v44:
==> flow/design.v <==
module ari_unit #(parameter width =16,parameter MSB=32)  
(      input      [width-1:0] A,
       input      [width-1:0] B,
       input                  clk,
       input                  rest,
       input      [1:0]       alu_fun,
       input                  ari_EN,
       output reg [width-1:0] ari_out,  
       output reg             carry_out,
       output reg             ari_flag
       );
       reg  [width-1:0] ari_out_reg;  
 always @(posedge clk or negedge rest)  
       begin 
         if(!rest)
        ari_out <='b0;
      else
          ari_out <=ari_out_reg;
       end  
 always @(*)
      begin 
        carry_out=1'b0;
        ari_flag=1'b0;
        ari_out_reg='b0;
        if(ari_EN)
          begin
          case(alu_fun)    
          2'b00: begin
                 { carry_out,ari_out_reg}=A+B;
                  ari_flag=1'b1;
                  end 
          2'b01:begin
                {carry_out,ari_out_reg}=A-B;                  
                 ari_flag=1'b1;
                end                               
          2'b10:begin
                ari_out_reg=A*B;
                ari_flag=1'b1;
                end                                 
          2'b11:begin
                if(B=='b0)
                  ari_out_reg={width{1'b1}};  
                else
                  ari_out_reg=A/B;
                ari_flag=1'b1;
               end                   
          default: ari_out_reg='b0; 
          endcase
        end  
        else
            begin
            ari_out_reg='b0;
            end   
      end
  endmodule   
module cmp_unit #(parameter width =16)  
(      input      [width-1:0] A,
       input      [width-1:0] B,
       input                  clk,
       input                  rest,
       input      [1:0]       alu_fun,
       input                  cmp_EN,
       output reg [width-1:0] cmp_out,
       output reg             cmp_flag
       );
       reg [width-1:0]  cmp_out_reg; 
 always @(posedge clk or negedge rest)   
       begin 
         if(!rest)
        cmp_out <='b0;
      else
          cmp_out <=cmp_out_reg;
       end  
 always @(*)
      begin 
        cmp_flag=1'b0;
        cmp_out_reg=1'b0;
        if(cmp_EN)
          begin
              case(alu_fun)    
              2'b00: begin
                        cmp_out_reg='b0;
                        cmp_flag=1'b1;
                     end                                       
              2'b01:begin
                     if(A==B)
                       begin
                        cmp_out_reg='b1;
                        cmp_flag=1'b1;
                       end 
                      else
                        begin
                        cmp_out_reg='b0;
                        end
                    end
              2'b10:begin
                     if(A>B)
                       begin
                        cmp_out_reg='b10;
                        cmp_flag=1'b1;
                       end 
                      else
                        begin
                        cmp_out_reg='b0;
                        end
                    end
              2'b11:begin
                     if(A<B)
                       begin
                        cmp_out_reg='b11;
                        cmp_flag=1'b1;
                       end 
                      else
                        begin
                        cmp_out_reg='b0;
                        end
                    end
              default: cmp_out_reg='b0; 
              endcase
       end        
       else
          begin
          cmp_out_reg='b0;
          end 
      end
  endmodule   
module log_unit #(parameter width =16)  
(      input      [width-1:0] A,
       input      [width-1:0] B,
       input                  clk,
       input                  rest,
       input      [1:0]       alu_fun,
       input                  log_EN,
       output reg [width-1:0] log_out,
       output reg             log_flag
       );
       reg  [width-1:0] log_out_reg; 
 always @(posedge clk or negedge rest)   
       begin 
         if(!rest)
        log_out <=1'b0;
      else
          log_out <=log_out_reg;
       end  
 always @(*)
      begin 
        log_flag=1'b0;
        log_out_reg='b0;
        if(log_EN)
        begin  
             case(alu_fun)    
             2'b00: begin                    
                        log_out_reg=A&B;
                        log_flag=1'b1;
                    end                                     
            2'b01:begin     
                        log_out_reg=A|B;
                        log_flag=1'b1;
                   end     
            2'b10:begin                  
                        log_out_reg=~(A&B);
                        log_flag=1'b1;
                  end                    
           2'b11:begin           
                        log_out_reg=~(A|B);
                        log_flag=1'b1;
                 end                  
           default: log_out_reg='b0; 
          endcase  
        end
        else
            begin
            log_out_reg='b0;
            end
      end      
  endmodule   
module shift_unit #(parameter width =16)  
(      input      [width-1:0] A,
       input      [width-1:0] B,
       input                  clk,
       input                  rest,
       input      [1:0]       alu_fun,
       input                  shift_EN,
       output reg [(width*2)-1:0] shift_out,
       output reg             shift_flag
       );
       reg  [(width*2)-1:0]  shift_out_reg; 
 always @(posedge clk or negedge rest)   
       begin 
         if(!rest)
        shift_out <='b0;
      else
          shift_out <=shift_out_reg;
       end  
 always @(*)
      begin 
        shift_flag=1'b0;
        shift_out_reg='b0;
        if(shift_EN)
          begin
          case(alu_fun)    
              2'b00:begin              
                        shift_out_reg=A>>1;
                        shift_flag=1'b1;
                    end                                   
              2'b01:begin
                        shift_out_reg=A<<1;
                        shift_flag=1'b1;
                    end                 
              2'b10:begin
                        shift_out_reg=B>>1;
                        shift_flag=1'b1;
                    end 
              2'b11:begin   
                        shift_out_reg=B<<1;
                        shift_flag=1'b1;
                    end 
             default: shift_out_reg='b0; 
             endcase  
          end
          else
             begin
             shift_out_reg='b0;
             end
      end       
  endmodule   
module dec_unit   
(     
       input           [1:0]     alu_fun,
       output    reg             ari_EN,
       output    reg             log_EN,
       output    reg             cmp_EN,
       output    reg             shift_EN
       );
 always @(*)  
       begin 
       ari_EN=1'b0;
       log_EN=1'b0;
       cmp_EN=1'b0;
       shift_EN=1'b0;
       casex(alu_fun)
         2'b00:ari_EN=1'b1;
         2'b11:shift_EN=1'b1;
         2'b10:cmp_EN=1'b1;
         2'b01:log_EN=1'b1;
         default: begin
                   ari_EN=1'b0;
                   log_EN=1'b0;
                   cmp_EN=1'b0;
                   shift_EN=1'b0;
                  end
       endcase           
       end         
endmodule 
module ALU_TOP #(parameter wid =16,parameter MB=32)   
  (
   input  wire [wid-1:0] A,
   input  wire [wid-1:0] B,
   input  wire [3:0]     alu_fun,
   input  wire           clk,
   input  wire           rest,
   output wire  [wid-1:0]  ari_out,   
   output wire            carry_out,
   output wire            ari_flag,
   output wire  [wid-1:0] log_out,
   output wire            log_flag,
   output wire  [wid-1:0] cmp_out,
   output wire            cmp_flag,
   output wire  [wid-1:0] shift_out,
   output wire            shift_flag
   ); 
  wire  AR_EN,LO_EN,CM_EN,SH_EN; 
  wire [1:0]  ms,ls;
  assign ms=alu_fun[1:0];
  assign ls=alu_fun[3:2];
  ari_unit U_arithmatic (
  .A(A),
  .B(B),
  .clk(clk),
  .rest(rest),
  .alu_fun(ms),
  .ari_EN(AR_EN),
  .ari_out(ari_out),
  .carry_out(carry_out),
  .ari_flag(ari_flag)
  );
  cmp_unit U_compare (
  .A(A),
  .B(B),
  .clk(clk),
  .rest(rest),
  .alu_fun(ms),
  .cmp_EN(CM_EN),
  .cmp_out(cmp_out),
  .cmp_flag(cmp_flag)
  );
  log_unit U_logic (
  .A(A),
  .B(B),
  .clk(clk),
  .rest(rest),
  .alu_fun(ms),
  .log_EN(LO_EN),
  .log_out(log_out),
  .log_flag(log_flag)
  );
  shift_unit U_shift (
  .A(A),
  .B(B),
  .clk(clk),
  .rest(rest),
  .alu_fun(ms),
  .shift_EN(SH_EN),
  .shift_out(shift_out),
  .shift_flag(shift_flag)
  );
  dec_unit U_decoder (
  .alu_fun(ls),
  .cmp_EN(CM_EN),
  .ari_EN(AR_EN),
  .shift_EN(SH_EN),
  .log_EN(LO_EN)
  );
endmodule 
clock: 20.2 ns
lec_check: 0
abc_area: 1
cap_margin: 20
cell_pad_in_sites_global_placement: 1
core_margin: 8
core_utilization: 40
cts_cluster_diameter: 382
gpl_timing_driven: 0
hold_slack_margin: 0.16
max_routing_layer: met4
place_density_lb_addon: 0.2
setup_slack_margin: -2.0
slew_margin: 25
tns_end_percent: 80
run.sh (not shown) runs the stock make flow with config.mk's settings and CLKGATE_MAP_FILE=.
v44 finished every stage; the final checks, however, were not passed, the failures being setup timing.
Here is what was changed in the inputs of v25 compared with v44.
-- flow/config.mk --
<<< v44, line 10
export CELL_PAD_IN_SITES_GLOBAL_PLACEMENT = 1
export CORE_MARGIN = 8
>>> v25, line 10
export CORE_MARGIN = 2
<<< v44, line 13
export CTS_CLUSTER_DIAMETER = 382
export GPL_TIMING_DRIVEN = 0
>>> v25, line 12
<<< v44, line 19
export SLEW_MARGIN = 25
export TNS_END_PERCENT = 80
>>> v25, line 16
export SLEW_MARGIN = 20
==> flow/constraint.sdc <==
create_clock -name core_clock -period 35.0 [get_ports {clk}]
set_input_delay 7.0000 -clock core_clock [delete_from_list [all_inputs] [get_ports {clk}]]
set_output_delay 7.0000 -clock core_clock [all_outputs]
set_load 0.01 [all_outputs]
Notes after the runs:
Compared with v44, v25 shows a lower via count of the first global-routing pass.
v25 against v44: number of buffers inserted by port buffering climbed about 2.2%; total of flip-flops plus latches after synthesis barely changed; final-report setup violation count dropped 5.
Of v25 and v44, it is v25 that has the higher sequential share of layout area.
Share of the clock period used by the worst path after layout: v25 < v44
v25 completed end to end with timing, DRC and antenna clean.
Measured against v25, the cell area of v44 comes out at 1.2 times the reference value.
v44 has higher die size than v25.
On critical-path maximum fanout, the lower figure sits with v44, not v25.
What v37 does differently from v25 at the input level:
-- flow/config.mk --
<<< v25, line 8
export ABC_AREA = 1
export CAP_MARGIN = 20
export CORE_MARGIN = 2
>>> v37, line 8
export CAP_MARGIN = 0
export CELL_PAD_IN_SITES_DETAIL_PLACEMENT = 2
export CORE_ASPECT_RATIO = 1.67
export CORE_MARGIN = 3
<<< v25, line 12
export HOLD_SLACK_MARGIN = 0.16
>>> v37, line 13
export CTS_CLUSTER_DIAMETER = 330
export CTS_CLUSTER_SIZE = 58
export GPL_ROUTABILITY_DRIVEN = 0
export GPL_TIMING_DRIVEN = 0
<<< v25, line 14
export PLACE_DENSITY_LB_ADDON = 0.2
export SETUP_SLACK_MARGIN = -2.0
export SLEW_MARGIN = 20
>>> v37, line 18
export PLACE_DENSITY_LB_ADDON = 0.23
export SLEW_MARGIN = 40
export TNS_END_PERCENT = 45
[summary]
Across v25 and v37, a clean result was obtained everywhere but in v37. global routing (5_1_grt): v37 exited with error. Standard-cell row count (higher): v37. In the tables for v37 and v25, area share of and-or/or-and cells after synthesis reads lower with v25. | total core area | v37 vs v25 | better |.
Inputs modified between v37 and v10:
==> flow/config.mk <==
export PLATFORM = sky130hd
export DESIGN_NAME = ALU_TOP
export DESIGN_NICKNAME = ALU_TOP
export VERILOG_FILES = /design/flow/design.v
export SDC_FILE = /design/flow/constraint.sdc
export NUM_CORES = 4
export LEC_CHECK = 0
export CAP_MARGIN = 20
export CORE_MARGIN = 2
export CORE_UTILIZATION = 40
export SLEW_MARGIN = 20
==> flow/constraint.sdc <==
create_clock -name core_clock -period 34.2 [get_ports {clk}]
set_input_delay 6.8400 -clock core_clock [delete_from_list [all_inputs] [get_ports {clk}]]
set_output_delay 6.8400 -clock core_clock [all_outputs]
set_load 0.01 [all_outputs]
### Flow results
v10 was carried through to the last stage, and its layout satisfied the timing, DRC and antenna checks. The adder-cell share of the synthesized area of v37 and that of v10 are within noise of each other. As far as area after synthesis goes, v37 and v10 are indistinguishable; the numbers are identical. Delta (v10 minus v37): number of setup buffers added after CTS saw a decrease, core outline area shrank by about 0.6%, effective utilization at floorplan has increased, standard-cell row count lost 21. Placed instance count: v10 and v37 compared, lower one is v10. There was hardly any difference in synthesized cell count between v37 and v10. The die used by v10 is smaller than the one used by v37.
